==> flow/config.mk <==
export PLATFORM = sky130hd
export DESIGN_NAME = ascon_p_serial_multiround
export DESIGN_NICKNAME = ascon_p_serial_multiround
export VERILOG_FILES = /design/flow/design.v
export SDC_FILE = /design/flow/constraint.sdc
export NUM_CORES = 4
export LEC_CHECK = 0
export CAP_MARGIN = 20
export CELL_PAD_IN_SITES_GLOBAL_PLACEMENT = 2
export CORE_ASPECT_RATIO = 0.6
export CORE_MARGIN = 2
export CORE_UTILIZATION = 32
export CTS_CLUSTER_SIZE = 56
export GPL_TIMING_DRIVEN = 0
export MAX_ROUTING_LAYER = met4
export MIN_ROUTING_LAYER = met2
export SETUP_SLACK_MARGIN = 1.18
export SLEW_MARGIN = 5
export TNS_END_PERCENT = 60
==> flow/constraint.sdc <==
create_clock -name core_clock -period 5.99 [get_ports {clk}]
set_input_delay 1.1980 -clock core_clock [delete_from_list [all_inputs] [get_ports {clk}]]
set_output_delay 1.1980 -clock core_clock [all_outputs]
set_load 0.01 [all_outputs]
==> flow/design.v <==
`timescale 1ns / 1ps
module rotr
    #(parameter BW = 64)
    (
        input [BW - 1:0] val,     
        input [5:0] n_1,          
        input [5:0] n_2,          
        output [BW - 1:0] out
    );
    assign out = ((val >> n_1) | (val << (BW - n_1))) ^ ((val >> n_2) | (val << (BW - n_2)));
endmodule
`timescale 1ns / 1ps
module round_counter (
    input clk,               
    input load,              
    input inc,               
    output reg [3:0] dout,   
    output reg done          
);
    always @(posedge clk) begin
        if (load) begin
            dout <= 0;        
            done <= 0;
        end
        else if (inc && !done) begin
            dout <= dout + 1;        
            if (dout == 4'd11)       
                done <= 1;
        end
    end
endmodule
`timescale 1ns / 1ps
module ascon_p_serial_multiround     
     #(parameter BW = 64) (
         input clk,
         input rstn,
         input en,                        
         input en_inc,                    
         input [2:0] slice_idx,           
         input [BW-1:0] slice_in,         
         output reg [BW-1:0] slice_out,   
         output done                      
     );
    reg [BW-1:0] state [0:4];
    wire [3:0] round;
    wire [BW*5 - 1:0] next_state_w;
    always @(posedge clk or negedge rstn) begin
        if (!rstn) begin
            state[0] <= 0; state[1] <= 0; state[2] <= 0;
            state[3] <= 0; state[4] <= 0;
        end else if (en) begin
            state[slice_idx] <= slice_in;
        end 
        else if (en_inc && !done) begin
            {state[0], state[1], state[2], state[3], state[4]} <= next_state_w;
        end
    end
    wire [BW-1:0] s_rc0, s_rc1, s_rc2, s_rc3, s_rc4;
    wire [BW-1:0] s_p1_0, s_p1_1, s_p1_2, s_p1_3, s_p1_4;
    wire [BW-1:0] t0, t1, t2, t3, t4;
    wire [BW-1:0] s_p2_0, s_p2_1, s_p2_2, s_p2_3, s_p2_4;
    wire [BW-1:0] s_sub_0, s_sub_1, s_sub_2, s_sub_3, s_sub_4;
    wire [BW-1:0] s_q0, s_q1, s_q2, s_q3, s_q4;
    wire [BW-1:0] s_ld_0, s_ld_1, s_ld_2, s_ld_3, s_ld_4;
    assign s_rc0 = state[0];
    assign s_rc1 = state[1];
    assign s_rc2 = state[2] ^ {{56'd0}, (8'd240 - 8'd15 * round)};  
    assign s_rc3 = state[3];
    assign s_rc4 = state[4];
    assign s_p1_0 = s_rc0 ^ s_rc4;
    assign s_p1_4 = s_rc4 ^ s_rc3;
    assign s_p1_2 = s_rc2 ^ s_rc1;
    assign s_p1_1 = s_rc1;
    assign s_p1_3 = s_rc3;
    assign t0 = (~s_p1_0) & s_p1_1;
    assign t1 = (~s_p1_1) & s_p1_2;
    assign t2 = (~s_p1_2) & s_p1_3;
    assign t3 = (~s_p1_3) & s_p1_4;
    assign t4 = (~s_p1_4) & s_p1_0;
    assign s_p2_0 = s_p1_0 ^ t1;
    assign s_p2_1 = s_p1_1 ^ t2;
    assign s_p2_2 = s_p1_2 ^ t3;
    assign s_p2_3 = s_p1_3 ^ t4;
    assign s_p2_4 = s_p1_4 ^ t0;
    assign s_sub_1 = s_p2_1 ^ s_p2_0;
    assign s_sub_0 = s_p2_0 ^ s_p2_4;
    assign s_sub_3 = s_p2_3 ^ s_p2_2;
    assign s_sub_2 = s_p2_2 ^ {BW{1'b1}};
    assign s_sub_4 = s_p2_4;
    assign s_ld_0 = s_sub_0 ^ s_q0;
    assign s_ld_1 = s_sub_1 ^ s_q1;
    assign s_ld_2 = s_sub_2 ^ s_q2;
    assign s_ld_3 = s_sub_3 ^ s_q3;
    assign s_ld_4 = s_sub_4 ^ s_q4;
    assign next_state_w = {s_ld_0, s_ld_1, s_ld_2, s_ld_3, s_ld_4};
    reg [BW-1:0] tmp_out;
    always @(*) begin
        case (slice_idx)
            3'd0: tmp_out = state[0];
            3'd1: tmp_out = state[1];
            3'd2: tmp_out = state[2];
            3'd3: tmp_out = state[3];
            3'd4: tmp_out = state[4];
            default: tmp_out = 0;
        endcase
    end
    always @(posedge clk or negedge rstn) begin
        if (!rstn)
            slice_out <= 'd0;
        else 
            slice_out <= tmp_out;
    end
    round_counter round_ctr (
        .clk(clk),
        .load(!rstn || en),    
        .inc(en_inc),
        .dout(round),
        .done(done)
    );
    rotr ROT0(.val(s_sub_0), .n_1(19), .n_2(28), .out(s_q0));
    rotr ROT1(.val(s_sub_1), .n_1(61), .n_2(39), .out(s_q1));
    rotr ROT2(.val(s_sub_2), .n_1(1),  .n_2(6),  .out(s_q2));
    rotr ROT3(.val(s_sub_3), .n_1(10), .n_2(17), .out(s_q3));
    rotr ROT4(.val(s_sub_4), .n_1(7),  .n_2(41), .out(s_q4));
endmodule
==> flow/run.sh <==
#!/bin/bash
# the make line also repeats each setting of config.mk as NAME=value (left out here)
make -C /OpenROAD-flow-scripts/flow DESIGN_CONFIG=/design/flow/config.mk WORK_HOME=/design/flow/orfs CLKGATE_MAP_FILE= finish
==> results.txt, run 1 <==
run results: outcome stopped before the end, stopping stage global routing, Err [ERROR GRT-0116] Global routing finished with congestion. Check the congestion regions in the DRC Viewer., Synthesized Nets 3,919, GPL Wtd Cong around 1.3, Core ar. just over 0.1 sq mm, Yosys Chip Area approximately 0.033 sq mm, fraction of registers with async set/reset 0.987, Syn Inst Count approximately 3,700, yosys aoi share 0.170, Top cell area share 0.295, die height 251 microns, Avg Inst Size Synth about 8.8 sq um, row count ~90, FP Util 0.324, Placed Area approximately 0.037 sq mm, # Cells Yosys around 3,700, Simple Share, Synth 0.0831, IO Pins 136, Commonest flop dfrtp_1, top cells by count xnor2_1, dfrtp_1, nand2_1, xor2_1, o21ai_0, Clock Root Buffer clkbuf_16, main logic family after synthesis XOR/XNOR gates, YS warnings 13, hold buffers post-CTS 0, Chip Width 416 microns, mux share 0.0323, count leader, synth xnor2_1, XOR-XNOR Cells, Area Fraction 0.316, Inserted Clock Buffers ~48, Adder-Cell Fraction of Synth Area 0.0620, clk buf depth 3, register share after synthesis 0.298, Post-Synthesis Cell Area between 0.03 and 0.04 sq mm, post-synth cell types 45, top cells, area dfrtp_1, xnor2_1, xor2_1, CTS Sinks 389, Post-synth EDFFs 0, DP HPWL 168,000 microns, # port buffers 132, gr ovfl total 2,033, Die ar. 0.105 sq mm, H-tree depth 2, area leader, netlist dfrtp_1, gr usage total 0.802, Synth flops 389
[through the flow]
| stage | setup slack, ns | setup TNS (ns) | instances |
|---|---|---|---|
| after floorplan | 1.82 | 0 | 3699 |
| after global placement | -15.53 | -5986.09 | 5165 |
| after detailed placement | 0.0283 | 0 | 5257 |
| after CTS | 1.08 | 0 | 5350 |
[timing repair]
action	in CTS
endpoints found under the setup margin	62
setup buffers	8
resized	34
pin swaps	8
[layer usage]
| metal | overflow | GRT usage |
|---|---|---|
| met4 | 51 | 0.482 |
| met1 | - | - |
| met2 | 55 | 0.805 |
| met5 | - | - |
| met3 | 1927 | 0.986 |
==> inputs of run 2 (changes only) <==
Settings changed: ABC_AREA from default to 1, CELL_PAD_IN_SITES_GLOBAL_PLACEMENT 2 to default, CORE_ASPECT_RATIO 0.6 to default, CORE_UTILIZATION 32 to 69, CTS_CLUSTER_DIAMETER from default to 372, CTS_CLUSTER_SIZE 56 to 96, GPL_TIMING_DRIVEN 0 to default, MAX_ROUTING_LAYER met4 to default, MIN_ROUTING_LAYER met2 to default, PLACE_DENSITY from default to 0.36, SETUP_SLACK_MARGIN 1.18 to default, SLEW_MARGIN 5 to 20, TNS_END_PERCENT 60 to 5.
Clock period 5.99 ns to 1.51 ns, I/O delays scaled along.
==> results.txt, run 2 <==
run results: outcome stopped before the end, stopping stage detailed placement, Err [ERROR DPL-0033] detailed placement checks failed during check placement., Post-synth EDFFs 0 (unchanged), Synthesized Nets 5,634 (+44%), # Cells Yosys 5,414 (+46%), die height 232 microns (-7.5%), Syn Inst Count 5,414 (+46%), mux share 0 (-0.0323), Chip Width 232 microns (-44%), top cells by count nand2_1, inv_1, nand3_1, nor2_1, dfrtp_1, yosys aoi share 0.114 (-0.0567), count leader, synth nand2_1, Post-Synthesis Cell Area 0.0360 sq mm (+10%), Top cell area share 0.267 (-0.0276), XOR-XNOR Cells, Area Fraction 0.149 (-0.167), fraction of registers with async set/reset 0.987 (unchanged), main logic family after synthesis simple AND/OR/NAND/NOR gates, # port buffers 135 (+2.3%), Avg Inst Size Synth 6.65 sq um (-25%), FP Util 0.700 (+0.377), top cells, area dfrtp_1, nand2_1, nand3_1, IO Pins 136 (unchanged), Commonest flop dfrtp_1, YS warnings 13 (unchanged), Core ar. 0.0514 sq mm (-49%), Die ar. 0.0540 sq mm (-48%), Yosys Chip Area 0.0360 sq mm (+10%), register share after synthesis 0.270 (-0.0279), area leader, netlist dfrtp_1, GPL Wtd Cong 1.48 (+13%), Synth flops 389 (unchanged), Adder-Cell Fraction of Synth Area 0.0528 (-0.00915), row count 83 (-7.8%), Simple Share, Synth 0.335 (+0.252), post-synth cell types 47 (+4.4%)
[run 2: stage by stage]
stage          area [sq um]  worst slack (ns)
2_1_floorplan         36200             -2.03
3_3_place_gp          50300             -2.22
==> inputs of run 3 (changes only) <==
Settings changed: ABC_AREA 1 to 0, CAP_MARGIN 20 to 10, CELL_PAD_IN_SITES_DETAIL_PLACEMENT from default to 0, CORE_MARGIN 2 to 8, CORE_UTILIZATION 69 to 65, CTS_CLUSTER_DIAMETER 372 to default, CTS_CLUSTER_SIZE 96 to 22, GPL_TIMING_DRIVEN from default to 0, MAX_ROUTING_LAYER from default to met4, PLACE_DENSITY 0.36 to default, SETUP_SLACK_MARGIN from default to 0.51, TNS_END_PERCENT 5 to default.
Clock period 1.51 ns to 2.55 ns, I/O delays scaled along.
==> results.txt, run 3 <==
run results: mux share 0.0323 (+0.0323), main logic family after synthesis XOR/XNOR gates, Top cell area share 0.295 (+0.0276), row count 82 (-1.2%), Commonest flop dfrtp_1, H-tree depth 2, Die ar. 0.0576 sq mm (+6.7%), Simple Share, Synth 0.0831 (-0.252), DP HPWL 120,000 microns, XOR-XNOR Cells, Area Fraction 0.316 (+0.167), stopping stage global routing, Post-synth EDFFs 0 (unchanged), # Cells Yosys 3,699 (-32%), Post-Synthesis Cell Area 0.0326 sq mm (-9.4%), fraction of registers with async set/reset 0.987 (unchanged), Err [ERROR DPL-0038] Utilization greater than 100%, impossible to legalize, Avg Inst Size Synth 8.82 sq um (+33%), count leader, synth xnor2_1, clk buf depth 3, top cells, area dfrtp_1, xnor2_1, xor2_1, Yosys Chip Area 0.0326 sq mm (-9.4%), Syn Inst Count 3,699 (-32%), die height 240 microns (+3.3%), area leader, netlist dfrtp_1, Core ar. 0.0499 sq mm (-3.0%), FP Util 0.654 (-0.0461), Adder-Cell Fraction of Synth Area 0.0620 (+0.00915), yosys aoi share 0.170 (+0.0567), post-synth cell types 45 (-4.3%), Synthesized Nets 3,919 (-30%), Synth flops 389 (unchanged), GPL Wtd Cong 1.26 (-15%), Clock Root Buffer clkbuf_16, outcome stopped before the end, register share after synthesis 0.298 (+0.0279), top cells by count xnor2_1, dfrtp_1, nand2_1, xor2_1, o21ai_0, YS warnings 13 (unchanged), IO Pins 136 (unchanged), CTS Sinks 389, Inserted Clock Buffers 47, Chip Width 240 microns (+3.3%), # port buffers 132 (-2.2%)
## run 3: per-stage QoR
step | worst slack [ns] | util | TNS (ns) | area [sq um] | cells
after CTS | -1.41 | 0.813 | -80.25 | 40600 | 4669
after global placement | -16.31 | 0.706 | -6773.62 | 35200 | 4503
after floorplan | -1.08 | - | -47.23 | 33100 | 3699
after detailed placement | -1.94 | 0.710 | -477.52 | 35400 | 4507
## run 3: what timing repair did
action / CTS
setup endpoints to repair: 387
pin swaps: 108
resized: 461
buffers inserted: 77
hold buffers: 1
hold endpoints to repair: 15
==> inputs of run 4 (changes only) <==
Settings changed: ABC_AREA 0 to default, CAP_MARGIN 10 to 20, CELL_PAD_IN_SITES_DETAIL_PLACEMENT 0 to 2, CORE_MARGIN 8 to 2, CORE_UTILIZATION 65 to 57, CTS_CLUSTER_SIZE 22 to default, GPL_ROUTABILITY_DRIVEN from default to 1, MIN_ROUTING_LAYER from default to met1, PLACE_DENSITY from default to 0.35, SETUP_SLACK_MARGIN 0.51 to 1.35.
Clock period 2.55 ns to 7.17 ns, I/O delays scaled along.
==> results.txt, run 4 <==
run results: Adder-Cell Fraction of Synth Area 0.0620 (unchanged), Synthesized Nets 3,919 (unchanged), Chip Width 243 microns (+1.3%), Top cell area share 0.295 (unchanged), Post-synth EDFFs 0 (unchanged), # port buffers 132 (unchanged), top cells by count xnor2_1, dfrtp_1, nand2_1, xor2_1, o21ai_0, area leader, netlist dfrtp_1, main logic family after synthesis XOR/XNOR gates, # Cells Yosys 3,699 (unchanged), GPL Wtd Cong 1.21 (-3.9%), top cells, area dfrtp_1, xnor2_1, xor2_1, FP Util 0.578 (-0.0768), post-synth cell types 45 (unchanged), Die ar. 0.0592 sq mm (+2.7%), Err [ERROR DPL-0033] detailed placement checks failed during check placement., YS warnings 13 (unchanged), Syn Inst Count 3,699 (unchanged), die height 243 microns (+1.3%), Commonest flop dfrtp_1, register share after synthesis 0.298 (unchanged), IO Pins 136 (unchanged), stopping stage detailed placement, XOR-XNOR Cells, Area Fraction 0.316 (unchanged), yosys aoi share 0.170 (unchanged), outcome stopped before the end, Core ar. 0.0565 sq mm (+13%), Yosys Chip Area 0.0326 sq mm (unchanged), row count 87 (+6.1%), count leader, synth xnor2_1, fraction of registers with async set/reset 0.987 (unchanged), Simple Share, Synth 0.0831 (unchanged), mux share 0.0323 (unchanged), Avg Inst Size Synth 8.82 sq um (unchanged), Post-Synthesis Cell Area 0.0326 sq mm (unchanged), Synth flops 389 (unchanged)
## run 4: metrics by stage
stage	worst slack, ns	instances	hold WS (ns)
after floorplan	3.00	3699	0.490
after global placement	-12.88	4587	0.487
==> inputs of run 5 (changes only) <==
Settings changed: CELL_PAD_IN_SITES_DETAIL_PLACEMENT 2 to default, CORE_UTILIZATION 57 to 72, CTS_CLUSTER_DIAMETER from default to 49, CTS_CLUSTER_SIZE from default to 31, GPL_ROUTABILITY_DRIVEN 1 to default, GPL_TIMING_DRIVEN 0 to default, MAX_ROUTING_LAYER met4 to default, MIN_ROUTING_LAYER met1 to default, PLACE_DENSITY 0.35 to 0.92, SETUP_SLACK_MARGIN 1.35 to default.
Clock period 7.17 ns to 3.08 ns, I/O delays scaled along.
==> results.txt, run 5 <==
run results: outcome stopped before the end, top cells by count xnor2_1, dfrtp_1, nand2_1, xor2_1, o21ai_0, register share after synthesis 0.298 (unchanged), CTS Sinks 389, clk buf depth 3, Syn Inst Count 3,699 (unchanged), post-synth cell types 45 (unchanged), Core ar. 0.0445 sq mm (-21%), # port buffers 135 (+2.3%), DP HPWL 108,000 microns, H-tree depth 2, Synthesized Nets 3,919 (unchanged), Yosys Chip Area 0.0326 sq mm (unchanged), Commonest flop dfrtp_1, Chip Width 217 microns (-11%), top cells, area dfrtp_1, xnor2_1, xor2_1, IO Pins 136 (unchanged), gr ovfl total 5, Simple Share, Synth 0.0831 (unchanged), Post-Synthesis Cell Area 0.0326 sq mm (unchanged), yosys aoi share 0.170 (unchanged), YS warnings 13 (unchanged), area leader, netlist dfrtp_1, main logic family after synthesis XOR/XNOR gates, Die ar. 0.0470 sq mm (-21%), mux share 0.0323 (unchanged), Post-synth EDFFs 0 (unchanged), XOR-XNOR Cells, Area Fraction 0.316 (unchanged), fraction of registers with async set/reset 0.987 (unchanged), Adder-Cell Fraction of Synth Area 0.0620 (unchanged), Top cell area share 0.295 (unchanged), Err [ERROR GRT-0116] Global routing finished with congestion. Check the congestion regions in the DRC Viewer., Avg Inst Size Synth 8.82 sq um (unchanged), stopping stage global routing, gr usage total 0.749, row count 77 (-11%), Clock Root Buffer clkbuf_16, Inserted Clock Buffers around 50, die height 217 microns (-11%), Synth flops 389 (unchanged), FP Util 0.733 (+0.156), # Cells Yosys 3,699 (unchanged), count leader, synth xnor2_1, GPL Wtd Cong 1.23 (+1.3%)
## run 5: metal layers
layer  GRT overflow  global-route usage
met3              1               0.594
met4              2               0.714
met2              2               0.910
met1              0               0.762
met5              0               0.333
## run 5: per-stage QoR
step                      setup slack (ns)  cell area [sq um]  cells
after floorplan                     -0.555              33000   3699
after global placement              -0.671              37500   4606
after detailed placement            -0.832              37500   4606
after CTS                           -0.772              39900   4710
## run 5: repair_timing
item / in CTS
cloned: 0
endpoints found under the setup margin: 62
hold buffers: 1
resized: 82
buffers inserted: 14
pin swaps: 81
endpoints found under the hold margin: 5
==> inputs of run 6 (changes only) <==
Settings changed: CTS_CLUSTER_DIAMETER 49 to 134, CTS_CLUSTER_SIZE 31 to default, MAX_ROUTING_LAYER from default to met4, PLACE_DENSITY 0.92 to default.
Clock period 3.08 ns to 3.43 ns, I/O delays scaled along.
==> results.txt, run 6 <==
fresh numbers from the pnr run: main logic family after synthesis XOR/XNOR gates, Core ar. 0.0445 sq mm (unchanged), crit-path max FO 3, fmax 232 MHz, gr usage total 0.643, post-synth cell types 45 (unchanged), routed wire length 155,000 microns, Final Setup Violations 59, max-slew violation count 4, setup TNS -25.99 ns, CTS Sinks 389 (unchanged), Post-Synthesis Cell Area 0.0326 sq mm (unchanged), Syn Inst Count 3,699 (unchanged), yosys aoi share 0.170 (unchanged), DRT Pass-1 Iters 17, # port buffers 135 (unchanged), top cells, area dfrtp_1, xnor2_1, xor2_1, Worst Clk Skew 0.0317 ns, clk buf depth 3 (unchanged), largest net degree at the start of global routing 123, area grow syn2layout 19.1%, worst setup margin -0.885 ns, Avg Inst Size Synth 8.82 sq um (unchanged), crit path time final 4.31 ns, residual DRC count 0, Placed Area 0.0364 sq mm (-3.0%), Routed Antenna Nets 0, CP Capture Point state[3][6], Tool Warnings between 40 and 50, first-iteration detailed-routing DRC count 7,789, area leader, netlist dfrtp_1, critical path data required time 3.90 ns, mux share 0.0323 (unchanged), final hold vios 0, Critical Path Stages 17, worst r2r path cells 17, startpoint class of the critical path flop, Synth flops 389 (unchanged), CP peak stage delay 0.54 ns, Chip Width 217 microns (unchanged), FF-to-FF End state[3][6], die height 217 microns (unchanged), kind of critical path flop to flop, max-cap viol count 1, Adder-Cell Fraction of Synth Area 0.0620 (unchanged), RSZ-0062 raised after global routing true, antenna violations before repair 10, Hold Crit Class primary input to async pin, GPL Wtd Cong 1.27 (+3.9%), gr ovfl total 0, Post-layout nets roughly 4,200, hold buffers post-CTS 0 (-1), IO Pins 136 (unchanged), worst-skew pair later-pin latency around 0.63 ns, WP data arrival 4.79 ns, fraction of registers with async set/reset 0.987 (unchanged), Simple Share, Synth 0.0831 (unchanged), top cells by count xnor2_1, dfrtp_1, nand2_1, xor2_1, o21ai_0, count leader, synth xnor2_1, Clk pin slew, worst setup/hold paths 0.07 ns, Top Layer Used met4, Commonest flop dfrtp_1, vias in the first global route 31,800, reg-to-reg setup timing slack -0.88 ns, XOR-XNOR Cells, Area Fraction 0.316 (unchanged), via count between 30,000 and 40,000, crit end category flop, buffers plus inverters on the worst setup path 3, Clock Root Buffer clkbuf_16, # Cells Yosys 3,699 (unchanged), H-tree depth 2 (unchanged), crit path from round_ctr.dout[3], Synthesized Nets 3,919 (unchanged), YS warnings 13 (unchanged), CTS tree yes, Metal-1 WL 47,200 microns, Worst Tran Pin Value 1.50 ns, Crit path max-delay family adder cells, Hold Slack 0.0185 ns, vias per cell 7.48, cycle use final 1.26, FP Util 0.733 (unchanged), R2R Path Start round_ctr.dout[3], Finished Cell Area 0.0389 sq mm, CP max stage cell fa_1, first-pass GRT wire length 213,000 microns, cell mode on critical path ha_4, Top cell area share 0.295 (unchanged), register share after synthesis 0.298 (unchanged), DP HPWL 102,000 microns (-5.6%), met3 WL post-DR 30,300 microns, Rel. slew slack -0.00667, Die ar. 0.0470 sq mm (unchanged), Blocking Checks capacitance limit, slew limit, setup timing, row count 77 (unchanged), wire per inst 33.7 microns, Post-synth EDFFs 0 (unchanged), Yosys Chip Area 0.0326 sq mm (unchanged), Inserted Clock Buffers 45 (-10%), CP Cell Sequence inv_4, fa_2, fa_1, inv_2, ha_4, inv_2, ha_4, a21o_1, a21oi_2, xnor2_2, ha_4, xnor2_4, xnor2_4, xor2_2, xnor2_1, o21ai_1, o21ai_1, met2 routed WL 57,500 microns, outcome failed layout checks
-- run 6: what timing repair did --
item | in CTS | in global routing
pin swaps | 57 | 42
hold endpoints to repair | 0 | 0
setup buffers | 12 | 9
setup endpoints to repair | 54 | 60
resized | 73 | 46
-- run 6: cell type report --
cell class                 count  area [sq um]
sequential                   389          9720
timing repair buffer         388          3560
tap                          592           741
multi-input combinational   2980         22800
inverter                     157           597
fill                        2309          5660
antenna                        9          22.5
clock buffer                  67          1350
clock inverter                14           101
-- run 6: per-stage QoR --
stage	instances	util	setup WS, ns
floorplan	3699	-	-0.205
global route	4596	0.873	-0.941
finish	4596	0.873	-0.885
CTS	4579	0.862	-0.374
detailed placement	4489	0.817	-0.477
global placement	4489	0.817	-0.391
-- run 6: per-layer routing --
metal / vias to the layer above / track usage
met2: 3906 / 0.835
li1: 12900 / -
met1: 15800 / 0.692
met3: 1709 / 0.384
met5: - / -
met4: 0 / 0.536
==> inputs of run 7 (changes only) <==
Settings changed: CORE_UTILIZATION 72 to 40, CTS_CLUSTER_DIAMETER 134 to default, MAX_ROUTING_LAYER met4 to default.
Clock period 3.43 ns to 3.98 ns, I/O delays scaled along.
==> results.txt, run 7 <==
fresh numbers from the pnr run: wire per inst 29.2 microns (-13%), CP Capture Point state[3][60], buffers plus inverters on the worst setup path 3 (unchanged), Worst Clk Skew 0.0334 ns (+0.00171 ns), Post-layout nets 4,137 (-1.1%), top cells by count xnor2_1, dfrtp_1, nand2_1, xor2_1, o21ai_0, kind of critical path flop to flop, clk buf depth 3 (unchanged), routed wire length 147,000 microns (-5.3%), YS warnings 13 (unchanged), Adder-Cell Fraction of Synth Area 0.0620 (unchanged), crit path from round_ctr.dout[3], register share after synthesis 0.298 (unchanged), CP peak stage delay 0.54 ns (about the same), area grow syn2layout 18.2%, DP HPWL 113,000 microns (+10%), Critical Path Stages 17 (unchanged), XOR-XNOR Cells, Area Fraction 0.316 (unchanged), yosys aoi share 0.170 (unchanged), CTS tree yes, startpoint class of the critical path flop, Yosys Chip Area 0.0326 sq mm (unchanged), Top cell area share 0.295 (unchanged), vias per cell 5.71 (-24%), crit-path max FO 3 (unchanged), Metal-1 WL 60,200 microns (+28%), Hold Slack 0.200 ns (+0.181 ns), Routed Antenna Nets 0 (unchanged), antenna violations before repair 1 (-9), FP Util 0.404 (-0.329), first-iteration detailed-routing DRC count 3,479 (-55%), row count 104 (+35%), Inserted Clock Buffers 51 (+13%), final hold vios 0 (unchanged), largest net degree at the start of global routing 103 (-16%), Crit path max-delay family adder cells, DRT Pass-1 Iters 6 (-11), top cells, area dfrtp_1, xnor2_1, xor2_1, fraction of registers with async set/reset 0.987 (unchanged), Top Layer Used met4, register area 0.00971 sq mm (about the same), H-tree depth 2 (unchanged), Rel. slew slack 0.143 (+0.150), Commonest flop dfrtp_1, max-slew violation count 0 (-4), Fillers 7,850 (+240%), Final Setup Violations 0 (-100%), die height 290 microns (+34%), comb. cell area 0.0221 sq mm (-3.0%), vias in the first global route 26,900 (-15%), Chip Width 290 microns (+34%), worst-skew pair later-pin latency 0.64 ns (about the same), fmax 254 MHz (+9.7%), IO Pins 136 (unchanged), cycle use final 0.988 (-0.270), Syn Inst Count 3,699 (unchanged), CP Cell Sequence buf_6, fa_1, inv_2, ha_4, inv_2, ha_4, fa_2, a21o_1, a21oi_2, xnor2_2, ha_4, xnor2_4, xnor2_4, xor2_1, xnor2_1, o21ai_1, o21ai_1, Synthesized Nets 3,919 (unchanged), FF-to-FF End state[3][60], Clock Root Buffer clkbuf_16, outcome no timing/DRC/antenna violations, Die ar. 0.0839 sq mm (+78%), Placed Area 0.0365 sq mm (+0.34%), critical path data required time 4.47 ns (+0.57 ns), # Cells Yosys 3,699 (unchanged), gr usage total 0.347 (-0.295), # port buffers 135 (unchanged), GPL Wtd Cong 1.09 (-14%), Post-synth EDFFs 0 (unchanged), CP max stage cell fa_1, reg-to-reg setup timing slack 0.05 ns (+0.93 ns), Simple Share, Synth 0.0831 (unchanged), Synth flops 389 (unchanged), count leader, synth xnor2_1, WP data arrival 4.42 ns (-0.37 ns), Avg Inst Size Synth 8.82 sq um (unchanged), CTS Sinks 389 (unchanged), crit end category flop, max-cap viol count 0 (-1), Hold Crit Class primary input to async pin, mux share 0.0323 (unchanged), total placed cells including tap cells 4,918 (+9.6%), cell mode on critical path ha_4, residual DRC count 0 (unchanged), RSZ-0062 raised after global routing true, Finished Cell Area 0.0386 sq mm (-0.76%), gr ovfl total 0 (unchanged), Antenna Cells 0 (-9), met2 routed WL 63,100 microns (+9.8%), Clk pin slew, worst setup/hold paths 0.06 ns (about the same), Final Non-Filler Cells 5,017 (+9.2%), via count 28,600 (-17%), R2R Path Start round_ctr.dout[3], first-pass GRT wire length 206,000 microns (-3.2%), Core ar. 0.0807 sq mm (+81%), Tool Warnings 37 (-14%), crit path time final 3.93 ns (-0.381 ns), Worst Tran Pin Value 1.28 ns (-0.228 ns), worst r2r path cells 17 (unchanged), main logic family after synthesis XOR/XNOR gates, met3 WL post-DR 13,700 microns (-55%), area leader, netlist dfrtp_1, Post-Synthesis Cell Area 0.0326 sq mm (unchanged), post-synth cell types 45 (unchanged)
run 7: final cells by class:
type                    instances  share of cell area
multi-input cells            2980               0.573
flip-flops and latches        389               0.252
repair buffers                338              0.0807
clock buffers                  69              0.0375
well taps                    1060              0.0344
inverters                     157              0.0153
clock inverters                24             0.00756
run 7: repair_timing:
| action | CTS | global route |
|---|---|---|
| pin swaps | 10 | 26 |
| endpoints found under the setup margin | 33 | 34 |
| hold buffers | 0 | 0 |
| buffers inserted | 1 | 5 |
| gates resized | 14 | 37 |
run 7: metrics by stage:
step	utilization	TNS, ns	setup WS [ns]
finish	0.478	0	0.0466
global route	0.478	-0.568	-0.0817
CTS	0.475	0	0.0318
detailed placement	0.453	-3.21	-0.281
global placement	0.452	-1.78	-0.212
floorplan	-	0	0.00129
run 7: per-layer routing:
metal	vias up	global-route usage
met5	-	0
met3	365	0.0691
met4	0	0.192
li1	12800	-
met1	14000	0.465
met2	1436	0.525
==> inputs of run 8 (changes only) <==
Settings changed: ABC_AREA from default to 0, CAP_MARGIN 20 to 10, CELL_PAD_IN_SITES_DETAIL_PLACEMENT from default to 0, CORE_UTILIZATION 40 to 72, CTS_CLUSTER_DIAMETER from default to 359, CTS_CLUSTER_SIZE from default to 22, GPL_TIMING_DRIVEN from default to 1, MAX_ROUTING_LAYER from default to met4, PLACE_DENSITY from default to 0.68, SETUP_SLACK_MARGIN from default to 0.9.
Clock period 3.98 ns to 4.49 ns, I/O delays scaled along.
==> results.txt, run 8 <==
fresh numbers from the pnr run: outcome failed layout checks, Blocking Checks capacitance limit, slew limit, register share after synthesis 0.298 (unchanged), gr ovfl total 0 (unchanged), Post-layout nets 4,021 (-2.8%), Commonest flop dfrtp_1, top cells by count xnor2_1, dfrtp_1, nand2_1, xor2_1, o21ai_0, register area 0.00972 sq mm (about the same), Inserted Clock Buffers 21 (-59%), residual DRC count 0 (unchanged), count leader, synth xnor2_1, clk buf depth 3 (unchanged), DRT Pass-1 Iters 20 (+14), Post-synth EDFFs 0 (unchanged), CP max stage cell fa_1, max-slew violation count 5 (+5), CTS tree yes, Critical Path Stages 19 (+2), first-pass GRT wire length 202,000 microns (-2.0%), fmax 231 MHz (-9.2%), yosys aoi share 0.170 (unchanged), cycle use final 0.965 (-0.0232), CP peak stage delay 0.56 ns (+0.02 ns), GR Layer Usage met1 0.684 (+0.219), Syn Inst Count 3,699 (unchanged), row count 77 (-26%), vias in the first global route 30,100 (+12%), worst-skew pair later-pin latency 0.60 ns (-0.04 ns), Fillers 2,660 (-66%), WP data arrival 4.81 ns (+0.39 ns), Chip Width 217 microns (-25%), Core ar. 0.0445 sq mm (-45%), comb. cell area 0.0228 sq mm (+3.2%), Post-Synthesis Cell Area 0.0326 sq mm (unchanged), final hold vios 0 (unchanged), Worst Clk Skew 0.0294 ns (-0.00410 ns), fraction of registers with async set/reset 0.987 (unchanged), Simple Share, Synth 0.0831 (unchanged), Routed Antenna Nets 0 (unchanged), mux share 0.0323 (unchanged), max-cap viol count 1 (+1), crit path from round_ctr.dout[3], crit path time final 4.33 ns (+0.400 ns), Yosys Chip Area 0.0326 sq mm (unchanged), Rel. slew slack -0.289 (-0.432), GPL Wtd Cong 1.20 (+10%), area leader, netlist dfrtp_1, reg-to-reg setup timing slack 0.16 ns (+0.11 ns), wire per inst 32.8 microns (+12%), CP Cell Sequence inv_4, fa_2, fa_1, inv_2, ha_4, inv_2, ha_4, a21oi_4, buf_4, or2_4, nand2_4, ha_4, xnor2_4, xnor2_4, buf_12, xnor2_1, xnor2_1, o21ai_1, o21ai_0, # Cells Yosys 3,699 (unchanged), GRT met3 Usage 0.311 (+0.242), Finished Core Util 0.831 (+0.353), cell mode on critical path ha_4, crit end category flop, top cells, area dfrtp_1, xnor2_1, xor2_1, via count 32,100 (+12%), DP HPWL 102,000 microns (-9.8%), crit-path max FO 4 (+1), worst setup margin 0.157 ns (+0.110 ns), routed wire length 144,000 microns (-1.5%), antenna violations before repair 10 (+9), kind of critical path flop to flop, FF-to-FF End state[3][5], R2R Path Start round_ctr.dout[3], Final Setup Violations 0 (unchanged), buffers plus inverters on the worst setup path 5 (+2), Top cell area share 0.295 (unchanged), IO Pins 136 (unchanged), Clock Root Buffer clkbuf_16, Tool Warnings 42 (+14%), RSZ-0062 raised after global routing true, Clk pin slew, worst setup/hold paths 0.11 ns (+0.05 ns), vias per cell 7.29 (+28%), Avg Inst Size Synth 8.82 sq um (unchanged), area grow syn2layout 13.3%, YS warnings 13 (unchanged), busiest grt layer met2, Synth flops 389 (unchanged), Worst Tran Pin Value 1.92 ns (+0.643 ns), Adder-Cell Fraction of Synth Area 0.0620 (unchanged), post-synth cell types 45 (unchanged), CTS Sinks 389 (unchanged), largest net degree at the start of global routing 179 (+74%), hold buffers post-CTS 0 (unchanged), Die ar. 0.0470 sq mm (-44%), Hold Crit Class primary input to async pin, CP Capture Point state[3][5], Crit path max-delay family adder cells, main logic family after synthesis XOR/XNOR gates, XOR-XNOR Cells, Area Fraction 0.316 (unchanged), critical path data required time 4.96 ns (+0.49 ns), gr usage total 0.608 (+0.260), pre-CTS setup slack 0.410 ns (+0.691 ns), FP Util 0.733 (+0.329), first-iteration detailed-routing DRC count 6,865 (+97%), # port buffers 135 (unchanged), startpoint class of the critical path flop, Synthesized Nets 3,919 (unchanged), H-tree depth 1 (-1), GR met2 Demand/Resource 0.810 (+0.285), die height 217 microns (-25%), worst r2r path cells 19 (+2)
run 8: what timing repair did:
action / 4_1_cts / 5_1_grt
setup buffers: 23 / 15
endpoints found under the setup margin: 55 / 59
gates cloned: 0 / 0
pin swaps: 43 / 69
resized: 66 / 65
run 8: routing by layer:
layer | wire length, microns | vias up
met5 | 0 | -
met4 | 17300 | 0
met3 | 26200 | 1246
met2 | 55400 | 3343
met1 | 45600 | 15000
li1 | - | 12600
run 8: layout make-up:
class,count,area share
Multi-Input combinational cell,2980,0.616
Sequential cell,389,0.263
Timing Repair Buffer,252,0.0690
Tap cell,592,0.0200
Inverter,157,0.0162
Clock buffer,21,0.0142
Antenna cell,15,0.00102
Clock inverter,1,0.000237
run 8: metrics by stage:
stage | area, sq um | instances | setup TNS (ns) | hold slack [ns]
6_report | 37000 | 4407 | 0 | 0.318
5_1_grt | 37000 | 4404 | -0.0271 | 0.383
4_1_cts | 36200 | 4374 | 0 | 0.391
3_5_place_dp | 35100 | 4329 | 0 | 0.525
3_3_place_gp | 35100 | 4329 | 0 | 0.510
2_1_floorplan | 32800 | 3699 | 0 | 0.490
==> inputs of run 9 (changes only) <==
Settings changed: ABC_AREA 0 to default, CAP_MARGIN 10 to 20, CELL_PAD_IN_SITES_DETAIL_PLACEMENT 0 to default, CORE_UTILIZATION 72 to 70, CTS_CLUSTER_DIAMETER 359 to 49, CTS_CLUSTER_SIZE 22 to default, GPL_TIMING_DRIVEN 1 to default, MAX_ROUTING_LAYER met4 to default, PLACE_DENSITY 0.68 to default, SETUP_SLACK_MARGIN 0.9 to 0.86.
Clock period 4.49 ns to 3.08 ns, I/O delays scaled along.
==> results.txt, run 9 <==
run results: die height 220 microns (+1.4%), Yosys Chip Area 0.0326 sq mm (unchanged), YS warnings 13 (unchanged), Synth flops 389 (unchanged), fraction of registers with async set/reset 0.987 (unchanged), yosys aoi share 0.170 (unchanged), Simple Share, Synth 0.0831 (unchanged), post-synth cell types 45 (unchanged), Chip Width 220 microns (+1.4%), Synthesized Nets 3,919 (unchanged), Syn Inst Count 3,699 (unchanged), count leader, synth xnor2_1, H-tree depth 2 (+1), gr usage total 1.11, Avg Inst Size Synth 8.82 sq um (unchanged), Core ar. 0.0463 sq mm (+3.9%), mux share 0.0323 (unchanged), Inserted Clock Buffers 53 (+150%), stopping stage global routing, top cells, area dfrtp_1, xnor2_1, xor2_1, # Cells Yosys 3,699 (unchanged), FP Util 0.705 (-0.0277), outcome stopped before the end, XOR-XNOR Cells, Area Fraction 0.316 (unchanged), area leader, netlist dfrtp_1, top cells by count xnor2_1, dfrtp_1, nand2_1, xor2_1, o21ai_0, Top cell area share 0.295 (unchanged), Placed Area 0.0372 sq mm (+5.9%), IO Pins 136 (unchanged), register share after synthesis 0.298 (unchanged), total placed cells including tap cells 4,581 (+5.8%), CTS Sinks 389 (unchanged), Die ar. 0.0484 sq mm (+2.8%), Post-synth EDFFs 0 (unchanged), gr ovfl total roughly 5,800, DP HPWL 107,000 microns (+5.5%), Post-Synthesis Cell Area 0.0326 sq mm (unchanged), Clock Root Buffer clkbuf_16, Adder-Cell Fraction of Synth Area 0.0620 (unchanged), Commonest flop dfrtp_1, row count 79 (+2.6%), GPL Wtd Cong 1.19 (-1.2%), # port buffers 135 (unchanged), clk buf depth 3 (unchanged), main logic family after synthesis XOR/XNOR gates, Err [ERROR GRT-0232] Routing congestion too high. Check the congestion heatmap in the GUI.
==> run 9: stage by stage <==
stage	worst slack, ns
floorplan	-0.555
global placement	-0.678
detailed placement	-0.797
CTS	-0.733
==> run 9: metal layers <==
layer	GRT overflow	track usage
met1	281	0.971
met2	4077	1.42
met3	321	0.914
met4	1081	1.21
met5	45	0.831
==> run 9: what timing repair did <==
| action | CTS |
|---|---|
| endpoints found under the setup margin | 253 |
| endpoints found under the hold margin | 37 |
| buffers inserted | 47 |
| gates resized | 281 |
| hold buffers | 1 |
| pin swaps | 104 |
==> inputs of run 10 (changes only) <==
Settings changed: CELL_PAD_IN_SITES_GLOBAL_PLACEMENT from default to 3, CORE_MARGIN 2 to 6, CORE_UTILIZATION 70 to 40, CTS_CLUSTER_DIAMETER 49 to 244, GPL_TIMING_DRIVEN from default to 0, MAX_ROUTING_LAYER from default to met4, SETUP_SLACK_MARGIN 0.86 to default.
Clock period 3.08 ns to 6.37 ns, I/O delays scaled along.
==> results.txt, run 10 <==
fresh numbers from the pnr run: gr usage total 0.397, FF-to-FF End state[3][54], Core ar. 0.0805 sq mm (+74%), Synthesized Nets 3,919 (unchanged), vias per cell between 6 and 7, max-slew violation count 0, wire per inst between 30 and 40 microns, first-iteration detailed-routing DRC count 4,040, Worst Tran Pin Value roughly 1.3 ns, CP peak stage delay roughly 1.1 ns, Hold Crit Class flop to flop, reg-to-reg setup timing slack ~0.76 ns, Die ar. 0.0886 sq mm (+83%), IO Pins 136 (unchanged), register share after synthesis 0.298 (unchanged), outcome no timing/DRC/antenna violations, Hold Slack roughly 0.53 ns, routed wire length 178,000 microns, cycle use final 0.881, Worst Clk Skew 0.0273 ns, YS warnings 13 (unchanged), vias in the first global route slightly below 30,000, Setup Buffers After CTS 0 (-100%), critical path data required time 6.84 ns, yosys aoi share 0.170 (unchanged), CTS tree yes, count leader, synth xnor2_1, Clk pin slew, worst setup/hold paths 0.06 ns, hold buffers post-CTS 0 (-1), RSZ-0062 raised after global routing false, CTS Sinks 389 (unchanged), GPL Wtd Cong 1.09 (-8.2%), FP Util 0.405 (-0.300), die height 298 microns (+35%), Chip Width 298 microns (+35%), Routed Antenna Nets 0, worst-skew pair later-pin latency 0.63 ns, Inserted Clock Buffers 51 (-3.8%), CP Cell Sequence inv_1, fa_1, inv_1, ha_1, inv_1, ha_1, ha_1, a21o_1, a21oi_1, o21ai_2, xnor2_1, ha_1, xnor2_1, xnor2_1, xor2_1, xnor2_1, o21ai_0, o21ai_0, min-delay src round_ctr.done, register area around 0.0097 sq mm, WHS Path Cells 2, Rel. slew slack 0.114, worst setup margin 0.758 ns, fmax roughly 180 MHz, Post-Synthesis Cell Area 0.0326 sq mm (unchanged), buffers plus inverters on the worst setup path 3, Post-synth EDFFs 0 (unchanged), worst r2r path cells 18, R2R Path Start round_ctr.dout[1], DRT Pass-1 Iters 6, Crit path max-delay family XOR/XNOR gates, # port buffers 132 (-2.2%), crit path from round_ctr.dout[1], DP HPWL 142,000 microns (+33%), Fillers 7,898, Placed Area 0.0357 sq mm (-3.9%), clk buf depth 3 (unchanged), CP Capture Point state[3][54], area leader, netlist dfrtp_1, crit path time final about 5.6 ns, top cells by count xnor2_1, dfrtp_1, nand2_1, xor2_1, o21ai_0, fraction of registers with async set/reset 0.987 (unchanged), Finished Core Util 0.467, Finished Cell Area ~0.038 sq mm, antenna violations before repair 5, # Cells Yosys 3,699 (unchanged), top cells, area dfrtp_1, xnor2_1, xor2_1, CP max stage cell xnor2_1, Critical Path Stages 18, Tool Warnings 36, main logic family after synthesis XOR/XNOR gates, Top cell area share 0.295 (unchanged), first-pass GRT wire length around 240,000 microns, Clock Root Buffer clkbuf_16, post-cts resize count 0 (-100%), kind of critical path flop to flop, max-cap viol count 0, post-synth cell types 45 (unchanged), Hold Path Sink round_ctr.done, comb. cell area 0.0220 sq mm, via count between 30,000 and 40,000, area grow syn2layout 15.2%, WP data arrival 6.08 ns, mux share 0.0323 (unchanged), Final Setup Violations 0, largest net degree at the start of global routing 87, Synth flops 389 (unchanged), row count 104 (+32%), residual DRC count 0, Commonest flop dfrtp_1, Syn Inst Count 3,699 (unchanged), Simple Share, Synth 0.0831 (unchanged), final hold vios 0, crit end category flop, XOR-XNOR Cells, Area Fraction 0.316 (unchanged), Avg Inst Size Synth 8.82 sq um (unchanged), Adder-Cell Fraction of Synth Area 0.0620 (unchanged), H-tree depth 2 (unchanged), Yosys Chip Area 0.0326 sq mm (unchanged), pre-CTS setup slack 0.712 ns (+1.51 ns), gr ovfl total 0, Post-layout nets 4,112, startpoint class of the critical path flop, crit-path max FO 6
-- run 10: stage by stage --
stage / instances / setup TNS [ns]
detailed placement: 4899 / 0
floorplan: 3699 / 0
CTS: 4993 / 0
global route: 4996 / 0
finish: 4997 / 0
global placement: 4891 / -5666.04
-- run 10: layout make-up --
cell class / instances / area share
Multi-Input combinational cell: 2980 / 0.585
Sequential cell: 389 / 0.258
Clock buffer: 70 / 0.0399
Timing Repair Buffer: 140 / 0.0391
Tap cell: 1060 / 0.0353
Buffer: 173 / 0.0185
Inverter: 157 / 0.0157
Clock inverter: 24 / 0.00749
Antenna cell: 4 / 0.000266
-- run 10: per-layer routing --
metal  track usage  up-vias  wire length [microns]
li1              -    12800                      -
met1         0.521    15200                  73100
met2         0.577     1834                  75500
met3        0.0846      449                  17400
met4         0.210        0                  12600
met5             -        -                      0
==> inputs of run 11 (changes only) <==
Settings changed: ABC_AREA from default to 1, CAP_MARGIN 20 to 0, CELL_PAD_IN_SITES_GLOBAL_PLACEMENT 3 to default, CORE_MARGIN 6 to 2, CORE_UTILIZATION 40 to 72, CTS_CLUSTER_DIAMETER 244 to 372, CTS_CLUSTER_SIZE from default to 96, GPL_TIMING_DRIVEN 0 to default, HOLD_SLACK_MARGIN from default to -0.09, MAX_ROUTING_LAYER met4 to default, PLACE_DENSITY from default to 0.36, TNS_END_PERCENT from default to 5.
Clock period 6.37 ns to 1.51 ns, I/O delays scaled along.
==> results.txt, run 11 <==
run results: IO Pins 136 (unchanged), Chip Width 228 microns (-24%), outcome stopped before the end, YS warnings 13 (unchanged), count leader, synth nand2_1, Avg Inst Size Synth 6.65 sq um (-25%), mux share 0 (-0.0323), Adder-Cell Fraction of Synth Area 0.0528 (-0.00915), Synth flops 389 (unchanged), FP Util 0.733 (+0.327), Err [ERROR DPL-0038] Utilization greater than 100%, impossible to legalize, GPL Wtd Cong 1.47 (+35%), area leader, netlist dfrtp_1, # Cells Yosys 5,414 (+46%), post-synth cell types 47 (+4.4%), die height 228 microns (-24%), top cells by count nand2_1, inv_1, nand3_1, nor2_1, dfrtp_1, stopping stage detailed placement, Simple Share, Synth 0.335 (+0.252), fraction of registers with async set/reset 0.987 (unchanged), row count 81 (-22%), register share after synthesis 0.270 (-0.0279), Commonest flop dfrtp_1, Post-Synthesis Cell Area 0.0360 sq mm (+10%), Syn Inst Count 5,414 (+46%), main logic family after synthesis simple AND/OR/NAND/NOR gates, Core ar. 0.0492 sq mm (-39%), Die ar. 0.0518 sq mm (-41%), # port buffers 135 (+2.3%), top cells, area dfrtp_1, nand2_1, nand3_1, Post-synth EDFFs 0 (unchanged), Top cell area share 0.267 (-0.0276), Yosys Chip Area 0.0360 sq mm (+10%), XOR-XNOR Cells, Area Fraction 0.149 (-0.167), Synthesized Nets 5,634 (+44%), yosys aoi share 0.114 (-0.0567)
run 11: per-stage QoR:
step | std cells | hold slack, ns | setup TNS [ns] | setup slack, ns
2_1_floorplan | 5414 | 0.00641 | -147.05 | -2.03
3_3_place_gp | 7575 | 0.322 | -309.67 | -2.16
==> inputs of run 12 (changes only) <==
Settings changed: ABC_AREA 1 to default, CAP_MARGIN 0 to 20, CELL_PAD_IN_SITES_GLOBAL_PLACEMENT from default to 3, CORE_MARGIN 2 to 6, CORE_UTILIZATION 72 to 40, CTS_CLUSTER_DIAMETER 372 to 244, CTS_CLUSTER_SIZE 96 to default, HOLD_SLACK_MARGIN -0.09 to default, PLACE_DENSITY 0.36 to default, TNS_END_PERCENT 5 to default.
Clock period 1.51 ns to 4.2 ns, I/O delays scaled along.
==> results.txt, run 12 <==
fresh numbers from the pnr run: Critical Path Stages 18, Adder-Cell Fraction of Synth Area 0.0620 (+0.00915), count leader, synth xnor2_1, FF-to-FF End state[3][4], GPL Wtd Cong 1.01 (-31%), antenna violations before repair 6, Clock Root Buffer clkbuf_16, Post-layout nets 4,122, Crit path max-delay family adder cells, Commonest flop dfrtp_1, Post-synth EDFFs 0 (unchanged), area grow syn2layout 17.4%, crit path from round_ctr.dout[1], XOR-XNOR Cells, Area Fraction 0.316 (+0.167), final hold vios 0, Final Setup Violations 0, Chip Width 298 microns (+31%), mux share 0.0323 (+0.0323), post-synth cell types 45 (-4.3%), routed wire length 160,000 microns, Placed Area approximately 0.036 sq mm, reg-to-reg setup timing slack 0.16 ns, Finished Cell Area 0.0383 sq mm, first-iteration detailed-routing DRC count 2,957, yosys aoi share 0.170 (+0.0567), crit-path max FO 5, IO Pins 136 (unchanged), main logic family after synthesis XOR/XNOR gates, CTS tree yes, gr usage total 0.345, fmax 248 MHz, Tool Warnings 46, R2R Path Start round_ctr.dout[1], wire per inst 31.9 microns, gr ovfl total 0, register share after synthesis 0.298 (+0.0279), buffers plus inverters on the worst setup path 5, Rel. slew slack 0.138, Hold Slack 0.197 ns, worst r2r path cells 18, kind of critical path flop to flop, outcome no timing/DRC/antenna violations, Top cell area share 0.295 (+0.0276), Top Layer Used met5, DRT Pass-1 Iters 5, vias per cell 5.78, startpoint class of the critical path flop, Yosys Chip Area 0.0326 sq mm (-9.4%), CP peak stage delay 0.50 ns, largest net degree at the start of global routing roughly 120, Synthesized Nets 3,919 (-30%), area leader, netlist dfrtp_1, pre-CTS setup slack -0.0641 ns, Inserted Clock Buffers 53, Avg Inst Size Synth 8.82 sq um (+33%), # port buffers 135 (unchanged), Metal-1 WL between 60,000 and 70,000 microns, row count 104 (+28%), top cells by count xnor2_1, dfrtp_1, nand2_1, xor2_1, o21ai_0, Synth flops 389 (unchanged), Worst Tran Pin Value 1.28 ns, RSZ-0062 raised after global routing true, crit end category flop, cell mode on critical path buf_4, clk buf depth 3, Hold Crit Class primary input to async pin, Syn Inst Count 3,699 (-32%), worst setup margin 0.160 ns, worst-skew pair later-pin latency between 0.6 and 0.7 ns, die height 298 microns (+31%), CTS Sinks 389, met2 routed WL between 60,000 and 70,000 microns, first-pass GRT wire length around 220,000 microns, max-cap viol count 0, Clk pin slew, worst setup/hold paths 0.06 ns, met3 WL post-DR 12,700 microns, fraction of registers with async set/reset 0.987 (unchanged), Fillers 7,798, DP HPWL roughly 120,000 microns, via count 28,900, cycle use final 0.962, Routed Antenna Nets 0, Core ar. 0.0805 sq mm (+64%), CP max stage cell fa_1, top cells, area dfrtp_1, xnor2_1, xor2_1, Die ar. 0.0886 sq mm (+71%), YS warnings 13 (unchanged), max-slew violation count 0, # Cells Yosys 3,699 (-32%), WP data arrival 4.50 ns, CP Capture Point state[3][4], vias in the first global route 28,100, FP Util 0.405 (-0.327), Worst Clk Skew 0.0323 ns, Post-Synthesis Cell Area 0.0326 sq mm (-9.4%), residual DRC count 0, Simple Share, Synth 0.0831 (-0.252), CP Cell Sequence buf_4, ha_1, fa_1, inv_1, ha_1, fa_2, buf_4, xnor2_1, buf_4, xnor2_2, ha_1, xor2_2, xor2_1, buf_4, xnor2_1, xnor2_1, o21ai_0, o21ai_0, critical path data required time 4.66 ns, crit path time final 4.04 ns, H-tree depth 2
## run 12: per-layer routing
metal | vias up | GRT usage
met5 | - | 0
li1 | 12800 | -
met3 | 322 | 0.0643
met2 | 1323 | 0.517
met4 | 6 | 0.177
met1 | 14500 | 0.476
## run 12: what timing repair did
action,4_1_cts,5_1_grt
resized,8,17
pin swaps,1,11
setup endpoints to repair,9,24
hold buffers,0,0
buffers inserted,0,4
## run 12: final cells by class
class | instances | area (sq um) | share of cell area
antenna | 2 | 5.00 | 0.000131
clock buffer | 83 | 1600 | 0.0418
clock inverter | 13 | 169 | 0.00441
inverter | 157 | 589 | 0.0154
multi-input combinational | 2980 | 21900 | 0.573
sequential | 389 | 9710 | 0.253
tap | 1060 | 1330 | 0.0346
timing repair buffer | 321 | 2960 | 0.0773
## run 12: through the flow
stage | setup TNS (ns) | instances | utilization
6_report | 0 | 5005 | 0.476
5_1_grt | -0.0940 | 5003 | 0.476
4_1_cts | 0 | 4999 | 0.474
3_5_place_dp | -0.212 | 4903 | 0.452
3_3_place_gp | -0.0965 | 4902 | 0.451
2_1_floorplan | 0 | 3699 | -
==> inputs of run 13 (changes only) <==
Settings changed: CELL_PAD_IN_SITES_GLOBAL_PLACEMENT 3 to default, CORE_MARGIN 6 to 2, CORE_UTILIZATION 40 to 71, CTS_CLUSTER_DIAMETER 244 to 193, HOLD_SLACK_MARGIN from default to -0.05, MAX_ROUTING_LAYER from default to met4, SETUP_SLACK_MARGIN from default to 1.07.
Clock period 4.2 ns to 3.61 ns, I/O delays scaled along.
==> results.txt, run 13 <==
run results: outcome stopped before the end, stopping stage global routing, Err [ERROR GRT-0232] Routing congestion too high. Check the congestion heatmap in the GUI., Simple Share, Synth 0.0831 (unchanged), gr usage total 0.757, Core ar. 0.0454 sq mm (-44%), DP HPWL 102,000 microns (-16%), Avg Inst Size Synth 8.82 sq um (unchanged), Die ar. 0.0477 sq mm (-46%), YS warnings 13 (unchanged), hold buffers post-CTS 0 (unchanged), clk buf depth 3 (unchanged), top cells, area dfrtp_1, xnor2_1, xor2_1, row count 78 (-25%), Top cell area share 0.295 (unchanged), GPL Wtd Cong 1.18 (+17%), top cells by count xnor2_1, dfrtp_1, nand2_1, xor2_1, o21ai_0, Post-synth EDFFs 0 (unchanged), XOR-XNOR Cells, Area Fraction 0.316 (unchanged), area leader, netlist dfrtp_1, Syn Inst Count 3,699 (unchanged), main logic family after synthesis XOR/XNOR gates, mux share 0.0323 (unchanged), yosys aoi share 0.170 (unchanged), H-tree depth 2 (unchanged), CTS Sinks 389 (unchanged), Synth flops 389 (unchanged), die height 218 microns (-27%), Chip Width 218 microns (-27%), FP Util 0.719 (+0.314), IO Pins 136 (unchanged), count leader, synth xnor2_1, Inserted Clock Buffers 45 (-15%), Clock Root Buffer clkbuf_16, gr ovfl total 17, register share after synthesis 0.298 (unchanged), Adder-Cell Fraction of Synth Area 0.0620 (unchanged), Commonest flop dfrtp_1, # Cells Yosys 3,699 (unchanged), post-synth cell types 45 (unchanged), # port buffers 135 (unchanged), Post-Synthesis Cell Area 0.0326 sq mm (unchanged), fraction of registers with async set/reset 0.987 (unchanged), Yosys Chip Area 0.0326 sq mm (unchanged), Synthesized Nets 3,919 (unchanged)
## run 13: repair_timing
item	4_1_cts
hold endpoints to repair	0
cloned	0
resized	144
pin swaps	56
buffers inserted	15
setup endpoints to repair	126
## run 13: stage by stage
stage	cells	hold WS (ns)	worst slack, ns	util	instance area (sq um)
after CTS	4553	0.0556	-0.190	0.859	39000
after floorplan	3699	0.426	-0.0248	-	33000
after global placement	4456	0.522	-0.170	0.799	36300
after detailed placement	4456	0.532	-0.239	0.799	36300
## run 13: metal layers
metal,GRT overflow,track usage
met2,7,0.903
met3,0,0.576
met4,9,0.710
met5,-,-
met1,1,0.768
==> inputs of run 14 (changes only) <==
Settings changed: ABC_AREA from default to 1, CAP_MARGIN 20 to 10, CELL_PAD_IN_SITES_DETAIL_PLACEMENT from default to 0, CORE_MARGIN 2 to 8, CORE_UTILIZATION 71 to 59, CTS_CLUSTER_DIAMETER 193 to default, CTS_CLUSTER_SIZE from default to 22, GPL_TIMING_DRIVEN from default to 1, HOLD_SLACK_MARGIN -0.05 to default, PLACE_DENSITY from default to 0.55, SETUP_SLACK_MARGIN 1.07 to 0.9.
Clock period 3.61 ns to 4.49 ns, I/O delays scaled along.
==> results.txt, run 14 <==
fresh numbers from the pnr run: crit path time final a little over 4 ns, area grow syn2layout 16.4%, critical path data required time 4.96 ns, Critical Path Stages 21, cycle use final 0.905, yosys aoi share 0.114 (-0.0567), Hold Crit Class primary input to async pin, FF-to-FF End state[3][6], fmax 246 MHz, Adder-Cell Fraction of Synth Area 0.0528 (-0.00915), Synthesized Nets 5,634 (+44%), first-iteration detailed-routing DRC count 8,555, Inserted Clock Buffers 46 (+2.2%), setup TNS 0 ns, Finished Core Util 0.695, worst r2r path cells 21, crit-path max FO 4, Worst Tran Pin Value 1.35 ns, WP data arrival approximately 4.5 ns, IO Pins 136 (unchanged), GPL Wtd Cong 1.33 (+12%), Die ar. 0.0692 sq mm (+45%), Routed Antenna Nets 0, CP Capture Point state[3][6], top cells by count nand2_1, inv_1, nand3_1, nor2_1, dfrtp_1, area leader, netlist dfrtp_1, startpoint class of the critical path flop, RSZ-0062 raised after global routing true, final hold vios 0, vias in the first global route 37,300, DP HPWL 149,000 microns (+46%), crit path from round_ctr.dout[2], register share after synthesis 0.270 (-0.0279), CP max stage cell fa_1, Post-synth EDFFs 0 (unchanged), top cells, area dfrtp_1, nand2_1, nand3_1, Worst Clk Skew roughly 0.042 ns, gr usage total 0.551, H-tree depth 2 (unchanged), fraction of registers with async set/reset 0.987 (unchanged), Avg Inst Size Synth 6.65 sq um (-25%), routed wire length 196,000 microns, largest net degree at the start of global routing 119, Syn Inst Count 5,414 (+46%), buffers plus inverters on the worst setup path 5, count leader, synth nand2_1, Tool Warnings 42, Synth flops 389 (unchanged), Chip Width 263 microns (+20%), Clock Root Buffer clkbuf_16, wire per inst 30.4 microns, via count 42,400, Fillers 5,013, FP Util 0.597 (-0.122), post-synth cell types 47 (+4.4%), Yosys Chip Area 0.0360 sq mm (+10%), # port buffers 135 (unchanged), DRT Pass-1 Iters 12, Post-layout nets 5,805, Commonest flop dfrtp_1, reg-to-reg setup timing slack 0.43 ns, # Cells Yosys 5,414 (+46%), Top cell area share 0.267 (-0.0276), Clk pin slew, worst setup/hold paths 0.06 ns, Final Setup Violations 0, clk buf depth 3 (unchanged), outcome no timing/DRC/antenna violations, Simple Share, Synth 0.335 (+0.252), Crit path max-delay family adder cells, first-pass GRT wire length 267,000 microns, CTS Sinks 389 (unchanged), CP peak stage delay 0.54 ns, residual DRC count 0, CTS tree yes, mux share 0 (-0.0323), max-slew violation count 0, Post-Synthesis Cell Area 0.0360 sq mm (+10%), kind of critical path flop to flop, row count 90 (+15%), max-cap viol count 0, XOR-XNOR Cells, Area Fraction 0.149 (-0.167), gr ovfl total 0, R2R Path Start round_ctr.dout[2], CP Cell Sequence inv_4, fa_2, fa_1, inv_2, ha_4, inv_2, ha_4, a21oi_2, o21bai_2, inv_1, nand2_2, nand2_4, ha_4, xor2_4, inv_2, xor2_4, nand2_2, nand2_1, nand2_1, nand3_1, a31oi_1, Core ar. 0.0604 sq mm (+33%), Rel. slew slack 0.0953, crit end category flop, main logic family after synthesis simple AND/OR/NAND/NOR gates, die height 263 microns (+20%), antenna violations before repair 27, YS warnings 13 (unchanged), vias per cell 6.58, worst-skew pair later-pin latency 0.65 ns
-- run 14: layout make-up --
class                      count  area, sq um  area share
antenna                       32         80.1     0.00191
clock buffer                  68         1400      0.0333
clock inverter                14          195     0.00466
inverter                     617         2340      0.0558
multi-input combinational   4268        24600       0.587
sequential                   389         9720       0.232
tap                          782          978      0.0233
timing repair buffer         263         2620      0.0624
-- run 14: what timing repair did --
item	CTS	global route
pin swaps	28	83
endpoints found under the setup margin	49	62
setup buffers	33	18
gates cloned	0	0
gates resized	75	157
hold buffers	0	0
-- run 14: per-layer routing --
| metal | GRT usage | vias up | wire (microns) |
|---|---|---|---|
| met5 | - | - | 0 |
| met4 | 0.454 | 0 | 23400 |
| met3 | 0.280 | 1232 | 36500 |
| met2 | 0.716 | 4040 | 72500 |
| met1 | 0.623 | 19300 | 63400 |
| li1 | - | 17700 | - |
-- run 14: per-stage QoR --
stage	instances	hold slack (ns)	worst slack, ns	area (sq um)
after global routing	6427	0.318	0.318	41900
after global placement	6265	0.529	0.535	38700
after floorplan	5414	0.495	0.902	36100
after CTS	6380	0.287	0.683	40900
final	6433	0.266	0.428	41900
after detailed placement	6265	0.528	0.470	38700
